// Controller_FIR
module Controller_FIR (
	input	[7:0] 	VPPG,             
	input 		  	Find_Setting,     
	input 		  	CLK,              
	input 		  	rst_n,            
	output 	[6:0] 	DC_Comp,          
	output 	[3:0] 	pga_Gain,         
	output 		  	LED_IR,           
	output 		  	LED_RED,          
	output  [19:0] 	Out_RED_Filtered, 
	output  [19:0] 	Out_IR_Filtered,  
	output  [3:0] 	LED_Drive         
);
Size in the first run: about 7,100 cells after synthesis, roughly 68 I/O pins, about 68,000 µm² of cells after synthesis.
Settings: LEC_CHECK=0, ABC_AREA=0, CAP_MARGIN=30, CELL_PAD_IN_SITES_DETAIL_PLACEMENT=1, CELL_PAD_IN_SITES_GLOBAL_PLACEMENT=0, CORE_ASPECT_RATIO=0.57, CORE_MARGIN=9, CORE_UTILIZATION=29, CTS_CLUSTER_DIAMETER=36, CTS_CLUSTER_SIZE=78, GPL_ROUTABILITY_DRIVEN=0, GPL_TIMING_DRIVEN=0, HOLD_SLACK_MARGIN=0.24, MIN_ROUTING_LAYER=met2, PLACE_DENSITY_LB_ADDON=0.24, SETUP_SLACK_MARGIN=2.71, SLEW_MARGIN=35, TNS_END_PERCENT=50; clock period 10.6 ns.
run.sh (not shown) runs the stock make flow with config.mk's settings and CLKGATE_MAP_FILE=.
The first run went through all stages and came out clean.
Next try:
==> flow/config.mk (replaced) <==
export PLATFORM = sky130hd
export DESIGN_NAME = Controller_FIR
export DESIGN_NICKNAME = Controller_FIR
export VERILOG_FILES = /design/flow/design.v
export SDC_FILE = /design/flow/constraint.sdc
export NUM_CORES = 4
export LEC_CHECK = 0
export CAP_MARGIN = 20
export CORE_MARGIN = 2
export CORE_UTILIZATION = 40
export SLEW_MARGIN = 20
==> flow/constraint.sdc (replaced) <==
create_clock -name core_clock -period 7.24 [get_ports {CLK}]
set_input_delay 1.4480 -clock core_clock [delete_from_list [all_inputs] [get_ports {CLK}]]
set_output_delay 1.4480 -clock core_clock [all_outputs]
set_load 0.01 [all_outputs]
Result: The new run ran to the end with no violations; die area decreases by 31%; via count decreases by 37%; worst setup slack loses 2600 ps; count of clock-buffer cells in the layout decreases by 48; synthesized cell count does not change.
Next try:
--- a/flow/config.mk
+++ b/flow/config.mk
@@ -9,3 +9,3 @@
 export CORE_MARGIN = 2
-export CORE_UTILIZATION = 40
+export CORE_UTILIZATION = 16
 export SLEW_MARGIN = 20
==> flow/constraint.sdc (replaced) <==
create_clock -name core_clock -period 12.7 [get_ports {CLK}]
set_input_delay 2.5400 -clock core_clock [delete_from_list [all_inputs] [get_ports {CLK}]]
set_output_delay 2.5400 -clock core_clock [all_outputs]
set_load 0.01 [all_outputs]
After rerunning: Area after synthesis does not change. Final cell count is higher by well over a third. Flip-flop count does not change. Via count hardly moves. Critical path depth is lower by 2. Maximum frequency is lower slightly. Routed wire length is higher by a few percent.
Next try:
--- a/flow/config.mk
+++ b/flow/config.mk
@@ -9,3 +9,4 @@
 export CORE_MARGIN = 2
-export CORE_UTILIZATION = 16
+export CORE_UTILIZATION = 60
+export CTS_CLUSTER_SIZE = 60
 export SLEW_MARGIN = 20
==> flow/constraint.sdc (replaced) <==
create_clock -name core_clock -period 5.39 [get_ports {CLK}]
set_input_delay 1.0780 -clock core_clock [delete_from_list [all_inputs] [get_ports {CLK}]]
set_output_delay 1.0780 -clock core_clock [all_outputs]
set_load 0.01 [all_outputs]
=> With this change the flow ran to the end with violations: setup timing; global-route usage goes up by 20 points; flip-flop count does not change; routed wire length goes down by a few percent; cell area goes down by a few percent.

========
Setup of pepper:
Controller_FIR again, from the RTL that the note above started with.
Design Controller_FIR, start of the top module:
module Controller_FIR (
	input	[7:0] 	VPPG,             
	input 		  	Find_Setting,     
	input 		  	CLK,              
	input 		  	rst_n,            
	output 	[6:0] 	DC_Comp,          
	output 	[3:0] 	pga_Gain,         
	output 		  	LED_IR,           
	output 		  	LED_RED,          
	output  [19:0] 	Out_RED_Filtered, 
	output  [19:0] 	Out_IR_Filtered,  
	output  [3:0] 	LED_Drive         
);
	wire [7:0] IR_ADC_Value, RED_ADC_Value;
	wire 	   CLK_Filter;
	reg        CLK_Filter_q;    
	wire       Filter_En;       
	always @(posedge CLK or negedge rst_n) begin
		if (!rst_n) CLK_Filter_q <= 1'b0;
		else        CLK_Filter_q <= CLK_Filter;
	end
	assign Filter_En = CLK_Filter & ~CLK_Filter_q;
    Controller ct(  .Vppg(VPPG), 
                    .Find_Setting(Find_Setting), 
                    .CLK(CLK), 
                    .rst_n(rst_n), 
                    .DC_Comp(DC_Comp), 
                    .PGA_Gain(pga_Gain), 
                    .CLK_Filter(CLK_Filter), 
                    .LED_IR(LED_IR), 
                    .LED_RED(LED_RED),
  ...
export LEC_CHECK = 0
export ABC_AREA = 1
export CAP_MARGIN = 5
export CORE_MARGIN = 2
export CORE_UTILIZATION = 66
export SLEW_MARGIN = 20
export TNS_END_PERCENT = 5
create_clock -name core_clock -period 4.27 [get_ports {CLK}]
pepper -> stages 100% | layout checks FAIL | negative setup slack
Input changes introduced in lagoon (baseline for comparison: pepper):
Settings: CORE_UTILIZATION: 66 -> 72; ABC_AREA: 1 -> unset; CTS_CLUSTER_DIAMETER: unset -> 224; CAP_MARGIN: 5 -> 20; TNS_END_PERCENT: 5 -> unset; the clock period (ns, I/O delays scaled along): 4.27 -> 5.94.
- What pepper reported for final cell count has to be multiplied by 0.873 to get the figure for lagoon.
- Taking pepper as the reference, in lagoon number of resized instances in the post-cts repair step saw an increase, measured slew at the worst slew-check pin now sits lower, global-route usage went up 1.1 points, peak clock frequency supported by timing fell about 10%.
- The final report for lagoon shows a completed flow and a layout that fails verification, specifically negative setup slack.
- As far as fraction of synthesis flops using an asynchronous set or reset pin goes, pepper and lagoon are indistinguishable; the numbers are identical.
- Compare pepper and lagoon | critical path depth higher: lagoon
[inputs] onyx vs lagoon
Settings: putting TNS_END_PERCENT at 10 where nothing was set; clearing CTS_CLUSTER_DIAMETER, which used to be 224; putting ABC_AREA at 1 where nothing was set; putting CTS_CLUSTER_SIZE at 98 where nothing was set; swapping 5.94 for 4.44 in the clock period (ns, I/O delays scaled along).
--- outcome ---
- Completing all stages was not enough for onyx: its layout failed the final checks because of negative setup slack.
- lagoon ran in full, but the layout does not pass; the checks complain about negative setup slack.
- Per the comparison of onyx with lagoon, worst setup slack before clock tree synthesis went down by 0.92 ns, routed wire length went up by about 10%, count of non-CTS buffers in the layout went up by 51%.
- Delta(critical path depth, onyx - lagoon) < 0
- Looking at maximum number of pins on one net before global-route repair, onyx sits 3 higher than lagoon does.
- Final standard cell area without fillers in onyx vs lagoon: up about 3.3%
- | number of vias after detailed routing | onyx vs lagoon | 6,323 higher |
diff inputs: onyx => xenon
Settings: clearing CTS_CLUSTER_SIZE, which used to be 98; clearing TNS_END_PERCENT, which used to be 10; swapping 4.44 for 5.5 in the clock period (ns, I/O delays scaled along).
==> results <==
xenon against onyx: fmax -0.49%; clock latency of the later-clocked register in the worst-skew pair neither gained nor lost much; minimum hold slack up 0.045 ns. The count of clock-net buffers in the final layout of xenon exceeds that of onyx by about 7%. STATUS run=onyx STAGES=ALL_DONE FINAL_CHECKS=FAILED CAUSE=negative setup slack. Nothing crashed in xenon and all stages finished; the problem is that the final layout failed, the offending checks being negative setup slack.
